==> run a: inputs <==
==> flow/design.v (excerpt) <==
module convolver #(
parameter n = 9'h010,
parameter k = 9'h003,
parameter s = 1,
parameter N = 16
)(
input clk,
input ce,
input global_rst,
input [N-1:0] activation,
input [(k*k)*16-1:0] weight1,
output[N-1:0] conv_op,
output valid_conv,
output end_conv
);
export LEC_CHECK = 0
export ABC_AREA = 0
export CAP_MARGIN = 20
export CELL_PAD_IN_SITES_DETAIL_PLACEMENT = 2
export CELL_PAD_IN_SITES_GLOBAL_PLACEMENT = 2
export CORE_MARGIN = 4
export CORE_UTILIZATION = 18
export CTS_CLUSTER_SIZE = 90
export SETUP_SLACK_MARGIN = -0.41
export SLEW_MARGIN = 25
export TNS_END_PERCENT = 35
create_clock -name core_clock -period 5.71 [get_ports {clk}]
run.sh (not shown) runs the stock make flow with config.mk's settings and CLKGATE_MAP_FILE=.
==> run b: changes against run a <==
==> flow/config.mk (replaced) <==
export PLATFORM = sky130hd
export DESIGN_NAME = convolver
export DESIGN_NICKNAME = convolver
export VERILOG_FILES = /design/flow/design.v
export SDC_FILE = /design/flow/constraint.sdc
export NUM_CORES = 4
export LEC_CHECK = 0
export CAP_MARGIN = 35
export CELL_PAD_IN_SITES_DETAIL_PLACEMENT = 2
export CORE_MARGIN = 9
export CORE_UTILIZATION = 40
export CTS_CLUSTER_DIAMETER = 268
export GPL_ROUTABILITY_DRIVEN = 0
export MAX_ROUTING_LAYER = met4
export PLACE_DENSITY = 0.61
export SETUP_SLACK_MARGIN = 1.9
export SLEW_MARGIN = 30
export TNS_END_PERCENT = 25
==> flow/constraint.sdc (replaced) <==
create_clock -name core_clock -period 8.45 [get_ports {clk}]
set_input_delay 1.6900 -clock core_clock [delete_from_list [all_inputs] [get_ports {clk}]]
set_output_delay 1.6900 -clock core_clock [all_outputs]
set_load 0.01 [all_outputs]
==> run c: changes against run a <==
==> flow/config.mk (replaced) <==
export PLATFORM = sky130hd
export DESIGN_NAME = convolver
export DESIGN_NICKNAME = convolver
export VERILOG_FILES = /design/flow/design.v
export SDC_FILE = /design/flow/constraint.sdc
export NUM_CORES = 4
export LEC_CHECK = 0
export CAP_MARGIN = 15
export CORE_MARGIN = 2
export CORE_UTILIZATION = 72
export CTS_CLUSTER_SIZE = 37
export SETUP_SLACK_MARGIN = 0.78
export SLEW_MARGIN = 20
==> flow/constraint.sdc (replaced) <==
create_clock -name core_clock -period 6.36 [get_ports {clk}]
set_input_delay 1.2720 -clock core_clock [delete_from_list [all_inputs] [get_ports {clk}]]
set_output_delay 1.2720 -clock core_clock [all_outputs]
set_load 0.01 [all_outputs]
==> run d: changes against run a <==
==> flow/config.mk (replaced) <==
export PLATFORM = sky130hd
export DESIGN_NAME = convolver
export DESIGN_NICKNAME = convolver
export VERILOG_FILES = /design/flow/design.v
export SDC_FILE = /design/flow/constraint.sdc
export NUM_CORES = 4
export LEC_CHECK = 0
export ABC_AREA = 0
export CAP_MARGIN = 40
export CELL_PAD_IN_SITES_DETAIL_PLACEMENT = 0
export CORE_MARGIN = 2
export CORE_UTILIZATION = 72
export CTS_CLUSTER_DIAMETER = 369
export CTS_CLUSTER_SIZE = 20
export GPL_ROUTABILITY_DRIVEN = 1
export MAX_ROUTING_LAYER = met4
export SETUP_SLACK_MARGIN = -0.11
export SLEW_MARGIN = 20
==> flow/constraint.sdc (replaced) <==
create_clock -name core_clock -period 4.95 [get_ports {clk}]
set_input_delay 0.9900 -clock core_clock [delete_from_list [all_inputs] [get_ports {clk}]]
set_output_delay 0.9900 -clock core_clock [all_outputs]
set_load 0.01 [all_outputs]
==> summary of the runs <==
- Run c completed with no timing, DRC or antenna violations. Run d completed and failed the layout checks on setup timing. Run a reached the layout checks and failed them: setup timing. Run b never finished: it broke off in global routing (ODB-0269).
- In die size, run a is at 4.0 times the value of run c.
- Sequential power: run d > run a > run c.
- The highest utilization belongs to run d, the lowest to run a.
- The highest hold slack belongs to run d, the lowest to run c.

* * *

==> try-amber: inputs <==
==> flow/design.v <==
`timescale 1ns / 1ps
module mac #(
	  parameter N = 16
    )(
    input clk,rst,ce,
    input [N-1:0] a,
    input [N-1:0] b,
    input [N-1:0] c,
    output reg [N-1:0] p
    );
always@(posedge clk)
 begin
    if(rst)
    begin
        p<=0;
    end
    else if(ce)
    begin
        p <= (a*b+c);
    end
 end
endmodule
module variable_shift_reg #(parameter width = 8, parameter size = 3) (
input clk,
input ce,
input rst,
input [width-1:0] data_in,
output [width-1:0] data_out
);
reg [width-1:0] sr [size-1:0];
generate
genvar i;
for(i = 0;i < size;i = i + 1)
begin
    always@(posedge clk)
    begin
        if(rst)
        begin
            sr[i] <= 'd0;
        end
        else
        begin
            if(ce)
            begin
                if(i == 'd0)
                begin
                    sr[i] <= data_in;
                end
                else
                begin
                    sr[i] <= sr[i-1];
                end
            end
        end
    end
end
endgenerate
assign data_out = sr[size-1];
endmodule
module convolver #(
parameter n = 9'h010,
parameter k = 9'h003,
parameter s = 1,
parameter N = 16
)(
input clk,
input ce,
input global_rst,
input [N-1:0] activation,
input [(k*k)*16-1:0] weight1,
output[N-1:0] conv_op,
output valid_conv,
output end_conv
);
reg [31:0] count,count2,count3,row_count;
reg en1,en2,en3;
wire [15:0] tmp [k*k+1:0];
wire [15:0] weight [0:k*k-1];
generate
	genvar l;
	for(l=0;l<k*k;l=l+1)
	begin
      assign weight [l][N-1:0] = weight1[N*l +: N];
	end
endgenerate
assign tmp[0] = 32'h0000000;
generate
genvar i;
  for(i = 0;i<k*k;i=i+1)
  begin: MAC
    if((i+1)%k ==0)
    begin
      if(i==k*k-1)
      begin
      mac #(.N(N)) mac(
        .clk(clk),
        .ce(ce),
        .rst(global_rst),
        .a(activation),
        .b(weight[i]),
        .c(tmp[i]),
        .p(conv_op)
        );
      end
      else
      begin
      wire [N-1:0] tmp2;
      mac #(.N(N)) mac(
        .clk(clk),
        .ce(ce),
        .rst(global_rst),
        .a(activation),
        .b(weight[i]),
        .c(tmp[i]),
        .p(tmp2)
        );
      variable_shift_reg #(.width(N),.size(n-k)) SR (
          .clk(clk),
          .ce(ce),
          .rst(global_rst),
          .data_in(tmp2),
          .data_out(tmp[i+1])
          );
      end
    end
    else
    begin
   mac #(.N(N)) mac2(
      .clk(clk),
      .ce(ce),
      .rst(global_rst),
      .a(activation),
      .b(weight[i]),
      .c(tmp[i]),
      .p(tmp[i+1])
      );
    end
  end
endgenerate
always@(posedge clk)
begin
  if(global_rst)
  begin
    count <=0;
    count2<=0;
    count3<=0;
    row_count <= 0;
    en1<=0;
    en2<=1;
    en3<=0;
  end
  else if(ce)
  begin
    if(count == (k-1)*n+k-1)
    begin
      en1 <= 1'b1;
      count <= count+1'b1;
    end
    else
    begin
      count<= count+1'b1;
    end
  if(en1 && en2)
  begin
    if(count2 == n-k)
    begin
      count2 <= 0;
      en2 <= 0 ;
      row_count <= row_count + 1'b1;
    end
    else
    begin
      count2 <= count2 + 1'b1;
    end
  end
  if(~en2)
  begin
  if(count3 == k-2)
  begin
    count3<=0;
    en2 <= 1'b1;
  end
  else
    count3 <= count3 + 1'b1;
  end
  if((((count2 + 1) % s == 0) && (row_count % s == 0))||(count3 == k-2)&&(row_count % s == 0)||(count == (k-1)*n+k-1))
  begin
    en3 <= 1;
  end
  else
    en3 <= 0;
  end
end
	assign end_conv = (count>= n*n+2) ? 1'b1 : 1'b0;
	assign valid_conv = (en1&&en2&&en3);
endmodule
==> flow/run.sh <==
#!/bin/bash
# the make line also repeats each setting of config.mk as NAME=value (left out here)
make -C /OpenROAD-flow-scripts/flow DESIGN_CONFIG=/design/flow/config.mk WORK_HOME=/design/flow/orfs CLKGATE_MAP_FILE= finish
==> flow/config.mk <==
export PLATFORM = sky130hd
export DESIGN_NAME = convolver
export DESIGN_NICKNAME = convolver
export VERILOG_FILES = /design/flow/design.v
export SDC_FILE = /design/flow/constraint.sdc
export NUM_CORES = 4
export LEC_CHECK = 0
export ABC_AREA = 0
export CAP_MARGIN = 5
export CELL_PAD_IN_SITES_DETAIL_PLACEMENT = 0
export CORE_MARGIN = 2
export CORE_UTILIZATION = 72
export CTS_CLUSTER_DIAMETER = 28
export CTS_CLUSTER_SIZE = 20
export GPL_ROUTABILITY_DRIVEN = 1
export MAX_ROUTING_LAYER = met4
export SETUP_SLACK_MARGIN = 0.46
export SLEW_MARGIN = 20
==> flow/constraint.sdc <==
create_clock -name core_clock -period 5.11 [get_ports {clk}]
set_input_delay 1.0220 -clock core_clock [delete_from_list [all_inputs] [get_ports {clk}]]
set_output_delay 1.0220 -clock core_clock [all_outputs]
set_load 0.01 [all_outputs]
==> try-maple (differences from try-amber) <==
==> flow/config.mk (replaced) <==
export PLATFORM = sky130hd
export DESIGN_NAME = convolver
export DESIGN_NICKNAME = convolver
export VERILOG_FILES = /design/flow/design.v
export SDC_FILE = /design/flow/constraint.sdc
export NUM_CORES = 4
export LEC_CHECK = 0
export CAP_MARGIN = 35
export CELL_PAD_IN_SITES_DETAIL_PLACEMENT = 2
export CORE_MARGIN = 4
export CORE_UTILIZATION = 40
export CTS_CLUSTER_DIAMETER = 268
export GPL_ROUTABILITY_DRIVEN = 0
export MAX_ROUTING_LAYER = met4
export PLACE_DENSITY = 0.61
export SETUP_SLACK_MARGIN = 1.48
export SLEW_MARGIN = 20
export TNS_END_PERCENT = 15
==> flow/constraint.sdc (replaced) <==
create_clock -name core_clock -period 8.5 [get_ports {clk}]
set_input_delay 1.7000 -clock core_clock [delete_from_list [all_inputs] [get_ports {clk}]]
set_output_delay 1.7000 -clock core_clock [all_outputs]
set_load 0.01 [all_outputs]
==> comparison <==
try-amber ran to the end with violations: setup timing. try-maple died in global routing on GRT-0116.
Synthesized cell count is the same in try-amber and try-maple.
In synthesized area, try-amber and try-maple do not differ.
Of try-maple and try-amber, try-maple has the higher die size (gap about 80%, measured against try-amber).
==> figures <==
Count of instances resized after the clock tree is built: try-maple 257; try-amber 475
Total Die Area: try-maple 164000 um^2; try-amber 90100 um^2
Number of cells in the design after placement: try-maple 9098; try-amber 8681
Post-DP HPWL: try-maple 237000 um; try-amber 124000 um
Pre-CTS setup slack: try-maple -354 ps; try-amber -1550 ps
Inserted Clock Buffers: try-maple 79; try-amber 133
Longest Clk Path Bufs: try-maple 3; try-amber 3
Area of the core region: try-maple 157000 um^2; try-amber 86900 um^2
# Post-CTS Setup Buffers: try-maple 30; try-amber 69
Yosys-reported design area after synthesis: try-maple 63200 um^2; try-amber 63200 um^2
Most numerous cell in the Yosys netlist: try-maple sky130_fd_sc_hd__inv_1; try-amber sky130_fd_sc_hd__inv_1
Height of the die: try-maple 405 um; try-amber 300 um
Avg Cell Area, Syn: try-maple 8.90 um^2; try-amber 8.90 um^2
Pre-Place Util: try-maple 40.4%; try-amber 72.7%
Outcome: try-maple stopped before the end; try-amber finished with violations
Stage where the flow stopped: try-maple global routing; try-amber -
Violated checks: try-maple -; try-amber setup timing
CTS HTree Levels: try-maple 3; try-amber 4
AND-OR/OR-AND Cells, Area Fraction: try-maple 2.67%; try-amber 2.67%
Row Count: try-maple 145; try-amber 108
Placed cell area: try-maple 67200 um^2; try-amber 71200 um^2
Post-synthesis instance area: try-maple 63200 um^2; try-amber 63200 um^2
Die X-Extent: try-maple 405 um; try-amber 300 um
No activity file was given, so power comes from the tool's default toggle rates.
